Setup of job 4726:
// mul
module mul(
    input  wire        clk,
    input  wire        rst,
    input  wire [63:0] lm,
    input  wire [63:0] rm,
    input  wire [1:0]  Data_type,
    output reg  [19:0] mul_out
);
Size in the first run: ~150 I/O pins.
make LEC_CHECK=0 ABC_AREA=1 CAP_MARGIN=20 CORE_MARGIN=2 CORE_UTILIZATION=66 CTS_CLUSTER_DIAMETER=287 CTS_CLUSTER_SIZE=99 PLACE_DENSITY=0.4 SLEW_MARGIN=20 finish   # period 5.47 ns
run.sh (not shown) runs the stock make flow with config.mk's settings and CLKGATE_MAP_FILE=.
Job 4726 completed; timing, DRC and antenna clean
Modified inputs, job 6682 compared to job 4726
- ABC_AREA: 1 -> unset
- CORE_UTILIZATION: 66 -> 57
- CTS_CLUSTER_DIAMETER: 287 -> unset
- PLACE_DENSITY: 0.4 -> unset
- CTS_CLUSTER_SIZE: 99 -> 35
- the clock period (ns, I/O delays scaled along): 5.47 -> 5.11
### Flow results
Apart from job 6682, each of job 4726 and job 6682 ends the flow with a layout that passes the timing, DRC and antenna checks.
Compared with job 4726, job 6682 shows a lower total global routing track utilization.
Job 6682 vs job 4726: synthesized net count down
Power dissipated in sequential cells, job 4726 and job 6682, lower one = job 4726.
Compared with job 4726, job 6682 shows count of inverters other than clock inverters in the layout that has gone down by more than half.
--- input diff job 6682..job 9232 ---
- a change of CORE_UTILIZATION from 57 to 27
- a deleted CTS_CLUSTER_SIZE that had been 35
- a change of the clock period (ns, I/O delays scaled along) from 5.11 to 10.2
Findings:
- Between job 9232 and job 6682, it is job 9232 whose via count is lower, by 8298.
- Higher design area among job 9232 and job 6682: job 6682
- Job 9232 went all the way through the flow, and no timing, DRC or antenna check failed.
- Delta (job 9232 minus job 6682): signal arrival time at the worst endpoint went up by 2630 ps; internal power component now smaller.
Edits applied to the flow inputs when going from job 9232 to job 6820:
- CORE_UTILIZATION now 40, was 27
- the clock period (ns, I/O delays scaled along) now 6.26, was 10.2
Findings:
- Job 9232 reports its capturing element of the worst setup path as pp_reg[3][14] while job 6820 reports pp_reg[0][13].
- Job 6820 consumes more power than job 9232 does.
- Average wire per standard cell went up by a few percent going from job 9232 to job 6820.
- From job 9232 to job 6820 the numbers moved as follows: number of core rows decreased about 18%, count of cell instances traversed by the critical path moved up, number of tap cells added at floorplan moved down.
#### Input delta (job 2746 over job 6820)
- swapping 40 for 65 in CORE_UTILIZATION
- swapping 6.26 for 5.26 in the clock period (ns, I/O delays scaled along)
## What came out
Clock network latency to the later pin of the worst-skew pair in job 2746 is 20 ps lower than in job 6820. Although job 2746 finished all stages, its layout failed final checks on setup timing. As far as post-synthesis compound-gate area fraction goes, job 6820 and job 2746 are indistinguishable; the numbers are identical. What job 6820 reported for number of DRC violations after detailed-routing iteration 0 has to be multiplied by 1.6 to get the figure for job 2746. The combinational power in job 2746 sits 37% above the value recorded for job 6820. Going from job 6820 to job 2746, combined area of the multi-input logic cells grew by a few percent.

## nickel
Starting RTL as in the previous note.
Settings: LEC_CHECK=0, CAP_MARGIN=20, CORE_ASPECT_RATIO=0.5, CORE_MARGIN=7, CORE_UTILIZATION=60, CTS_CLUSTER_DIAMETER=293, CTS_CLUSTER_SIZE=99, HOLD_SLACK_MARGIN=-0.09, PLACE_DENSITY=0.76, SLEW_MARGIN=20, TNS_END_PERCENT=20; clock period 6.5 ns.
Changes in sierra relative to nickel:
- PLACE_DENSITY: 0.76 -> unset
- CORE_MARGIN: 7 -> 2
- CORE_UTILIZATION: 60 -> 34
- CORE_ASPECT_RATIO: 0.5 -> unset
- TNS_END_PERCENT: 20 -> unset
[summary]
sierra vs nickel — aggregate global-route resource usage dropped 12 points.
The higher relative contribution of combinational cells to total power came out of sierra.
The standard cells in sierra occupy more silicon area than those in nickel do.
The data required time of the worst path was comparable across sierra and nickel.
Between sierra and nickel, worst hold slack is lower for sierra, nickel comes in above that.
Setup slack (lower): nickel
Clock buffer count (sierra over nickel): increase, 2
Compared with nickel, sierra shows a higher placeable core area.
Clock distribution power, sierra and nickel, lower one = sierra.
Against nickel as the reference, sierra delivers a higher cell count.
The inputs of pepper differ from those of sierra as listed below.
- CORE_UTILIZATION now 65, was 34
- CORE_MARGIN now 10, was 2
- HOLD_SLACK_MARGIN no longer set, was -0.09
- PLACE_DENSITY now 0.39, previously not set
- CTS_CLUSTER_DIAMETER now 245, was 293
- TNS_END_PERCENT now 5, previously not set
- CTS_CLUSTER_SIZE now 95, was 99
- CAP_MARGIN now 0, was 20
## What came out
Sort pepper and sierra by non-clock buffer count, descending, and sierra comes first.
pepper: final period demand of the worst path is 0.072 ns higher than what sierra reported.
[diff] routed wire length, pepper relative to sierra: improvement
pepper — share of the final layout cell area in sequential cells 0.24 points higher, sierra as reference
Relative to sierra, the total number of tap cells measured on pepper has decreased by more than a quarter.
met4 as the topmost layer with routed signal wires was reported by pepper, and met5 by sierra.
Diff sierra -> pepper: slew at the pin with the worst max-slew slack fell by 0.027 ns; clock skew fell by 0.017 ns; area growth from synthesis to final layout fell by 4.5 points; count of vias placed by the detailed router rose by 716; floorplan core density rose by 31 points.
Input-level comparison between maple and pepper:
- changing CAP_MARGIN from 0 to 35
- setting MAX_ROUTING_LAYER to met4 for the first time
- setting CORE_ASPECT_RATIO to 0.5 for the first time
- changing PLACE_DENSITY from 0.39 to 0.76
Findings:
maple completed every stage of the flow, and the final layout passed the timing, DRC and antenna checks. Max relative contribution of combinational cells to total power across maple and pepper: maple. Delta (maple minus pepper): final-layout clock buffer total now smaller; detail-routed net length per standard cell now larger; cell area after layout comparable; clock skew comparable; post-route clock period utilization now larger. pepper -> maple: sequential portion of the cell area flat. For the maximum vdd drop, maple came in about 3.2% higher than pepper did. Taking pepper as the reference, in maple first-pass GRT wire length rose about 2.7%; area added between synthesis and finish about even; overall routing resource usage increased by 1.2 points relative to the old numbers.
Power and IR drop assume default switching activity.
